==> harbor: inputs <==
==> flow/design.v <==
module float_adder(
    input   clk,
    input   rst,
    input   [31:0]  x,
    input   [31:0]  y,
    output  reg [31:0]  z,
    output  reg [1:0]   overflow  
);
    reg [24:0] m_x, m_y, m_z;
    reg [27:0] m_x_ext, m_y_ext, m_z_ext;
    reg [7:0] e_x, e_y, e_z;
    reg [2:0] s_x, s_y, s_z;
    reg [2:0] state_now;
    parameter S_start = 3'b000;
    parameter S_align = 3'b001;
    parameter S_add = 3'b010;
    parameter S_normal = 3'b011;
    parameter S_overflow = 3'b100;
    parameter S_zerocheck = 3'b101;
    parameter S_IDLE = 3'b110;
    wire [5:0] shift_bit;
    FHB32 fhb32_x(
        .x({4'b0, m_z_ext}),
        .high_bit(shift_bit)
    );
    always @(posedge clk or negedge rst) begin
        if (!rst) begin
            state_now <= S_start;
        end
        else begin
            case(state_now)
                S_start: begin
                    if ((x[30:23] == 8'd255 && x[22:0] != 0) || (y[30:23] == 8'd255 && y[22:0] != 0))
                        state_now <= S_overflow;
                    else if ((x[30:23] == 8'd255 && x[22:0] == 0) || (y[30:23] == 8'd255 && y[22:0] == 0))
                        state_now <= S_overflow;
                    else
                        state_now <= S_zerocheck;
                end
                S_zerocheck: begin
                    if ((m_x[22:0] == 0 && e_x == 8'b0) || (m_y[22:0] == 0 && e_y == 8'b0))
                        state_now <= S_overflow;
                    else
                        state_now <= S_align;
                end
                S_align: state_now <= S_add;
                S_add: begin
                    if (s_x != s_y && m_x_ext == m_y_ext)
                        state_now <= S_overflow;
                    else
                        state_now <= S_normal;
                end
                S_normal: state_now <= S_overflow;
                default: state_now <= S_IDLE;
            endcase
        end
    end
    always @(posedge clk) begin
        case(state_now)
            S_start: begin
                e_x <= x[30:23];
                e_y <= y[30:23];
                m_x <= {2'b01, x[22:0]};  
                m_y <= {2'b01, y[22:0]};
                s_x <= {2'b0, x[31]};
                s_y <= {2'b0, y[31]};
                if ((x[30:23] == 8'd255 && x[22:0] != 0) || (y[30:23] == 8'd255 && y[22:0] != 0)) begin
                    overflow <= 2'b11;
                    s_z <= 3'd1;
                    e_z <= 8'd255;
                    m_z <= 25'h7fffff;
                end
                else if ((x[30:23] == 8'd255 && x[22:0] == 0) || (y[30:23] == 8'd255 && y[22:0] == 0)) begin
                    overflow <= 2'b11;
                    s_z <= {2'b0, x[31]};
                    e_z <= 8'd255;
                    if ((x[30:23] == 8'd255 && x[22:0] == 0) && (y[30:23] == 8'd255 && y[22:0] == 0) && x[31] != y[31]) begin
                        m_z <= 25'h7fffff;
                    end else begin
                        m_z <= 25'b0;
                    end
                end
                else begin
                    overflow <= 2'b00;
                end
            end
            S_zerocheck: begin
                if (m_x[22:0] == 0 && e_x == 8'b0) begin
                    s_z <= s_y;
                    e_z <= e_y;
                    m_z <= m_y;
                end
                else if (m_y[22:0] == 0 && e_y == 8'b0) begin
                    s_z <= s_x;
                    e_z <= e_x;
                    m_z <= m_x;
                end
            end
            S_align: begin
                if (e_x == e_y) begin
                    e_z <= e_x;
                    m_x_ext <= {m_x[23:0], 3'b0};
                    m_y_ext <= {m_y[23:0], 3'b0};
                end else if (e_x < e_y) begin
                    e_z <= e_y;
                    m_x_ext <= {m_x >> (e_y - e_x), 3'b0};
                    m_y_ext <= {m_y[23:0], 3'b0};
                end else begin
                    e_z <= e_x;
                    m_x_ext <= {m_x[23:0], 3'b0};
                    m_y_ext <= {m_y >> (e_x - e_y), 3'b0};
                end
            end
            S_add: begin
                if (s_x == s_y) begin
                    m_z_ext <= m_x_ext + m_y_ext;
                    s_z <= s_x;
                end else begin
                    if (m_x_ext < m_y_ext) begin
                        m_z_ext <= m_y_ext - m_x_ext;
                        s_z <= s_y;
                    end else if (m_x_ext > m_y_ext) begin
                        m_z_ext <= m_x_ext - m_y_ext;
                        s_z <= s_x;
                    end else begin
                        m_z <= 25'd0;
                        e_z <= 8'd0;
                        s_z <= 3'd0;
                    end
                end
            end
            S_normal: begin
                if (m_z_ext[27] == 1'b1) begin
                    if (e_z == 8'd254) begin
                        s_z <= s_x;
                        e_z <= 8'd255;
                        m_z <= 0;
                        overflow <= 2'b01;
                    end else begin
                        m_z <= {1'b0, m_z_ext[26:4]};
                        e_z <= e_z + 8'b1;
                    end
                end else begin
                    if (m_z_ext[26] == 1'b0 && e_z >= 1) begin
                        m_z <= (m_z_ext << (6'd26 - shift_bit)) >> 3;
                        e_z <= e_z + shift_bit - 6'd26;
                    end
                    else begin
                        m_z <= m_z_ext[27:3];
                    end
                end
            end
            S_overflow: begin
                z <= {s_z[0], e_z[7:0], m_z[22:0]};
            end
            default: ;
        endcase
    end
endmodule
module FHB32(
    input [31:0] x,
    output reg [5:0] high_bit
);
    integer i;
    always @(*) begin
        high_bit = 0;
        for (i = 0; i < 32; i = i + 1)
            if (x[i] == 1'b1) high_bit = i[5:0];
    end
endmodule
==> flow/run.sh <==
#!/bin/bash
# the make line also repeats each setting of config.mk as NAME=value (left out here)
make -C /OpenROAD-flow-scripts/flow DESIGN_CONFIG=/design/flow/config.mk WORK_HOME=/design/flow/orfs CLKGATE_MAP_FILE= finish
==> flow/config.mk <==
export PLATFORM = sky130hd
export DESIGN_NAME = float_adder
export DESIGN_NICKNAME = float_adder
export VERILOG_FILES = /design/flow/design.v
export SDC_FILE = /design/flow/constraint.sdc
export NUM_CORES = 4
export LEC_CHECK = 0
export CAP_MARGIN = 20
export CORE_MARGIN = 2
export CORE_UTILIZATION = 68
export CTS_CLUSTER_DIAMETER = 190
export CTS_CLUSTER_SIZE = 93
export PLACE_DENSITY = 0.39
export SLEW_MARGIN = 20
export TNS_END_PERCENT = 30
==> flow/constraint.sdc <==
create_clock -name core_clock -period 0.958 [get_ports {clk}]
set_input_delay 0.1916 -clock core_clock [delete_from_list [all_inputs] [get_ports {clk}]]
set_output_delay 0.1916 -clock core_clock [all_outputs]
set_load 0.01 [all_outputs]
==> inputs of raven, as changes to harbor <==
- CORE_UTILIZATION: 68 -> 70
- CTS_CLUSTER_DIAMETER: 190 -> 42
- CTS_CLUSTER_SIZE: 93 -> 34
- HOLD_SLACK_MARGIN: unset -> -0.09
- PLACE_DENSITY: 0.39 -> 0.64
- TNS_END_PERCENT: 30 -> unset
==> flow/constraint.sdc (replaced) <==
create_clock -name core_clock -period 3.43 [get_ports {clk}]
set_input_delay 0.6860 -clock core_clock [delete_from_list [all_inputs] [get_ports {clk}]]
set_output_delay 0.6860 -clock core_clock [all_outputs]
set_load 0.01 [all_outputs]
==> results <==
Result of the run: harbor did not finish; raven complete, but fails checks
Stage where the flow stopped: harbor clock tree synthesis (4_1_cts); raven -
Violated checks: harbor -; raven setup timing
Count of state elements after synthesis: harbor 209; raven 209
Number of placed instances with taps included: harbor 2825; raven 2372
Synthesized instance count: harbor 1904; raven 1904
Width of the chip: harbor 163 µm; raven 161 µm
Worst setup timing slack at the placement stage: harbor -2.84 ns; raven -0.203 ns
Yosys cell count: harbor 1904; raven 1904
Syn nets: harbor 2083; raven 2083
Height of the die: harbor 163 µm; raven 161 µm
Count leader, synth: harbor sky130_fd_sc_hd__edfxtp_1; raven sky130_fd_sc_hd__edfxtp_1
Placer congestion estimate: harbor 1.21; raven 1.19
# rows: harbor 58; raven 57
Starting Density: harbor 69.0%; raven 71.2%
Cell area reported after detailed placement: harbor 23300 µm²; raven 19600 µm²
Core region area: harbor 25000 µm²; raven 24200 µm²
Most frequently used flop master after synthesis: harbor sky130_fd_sc_hd__edfxtp_1; raven sky130_fd_sc_hd__edfxtp_1
Chip area estimate from yosys synthesis: harbor 17300 µm²; raven 17300 µm²
HPWL after detailed placement: harbor 59700 µm; raven 43700 µm
Area of the die: harbor 26700 µm²; raven 25900 µm²
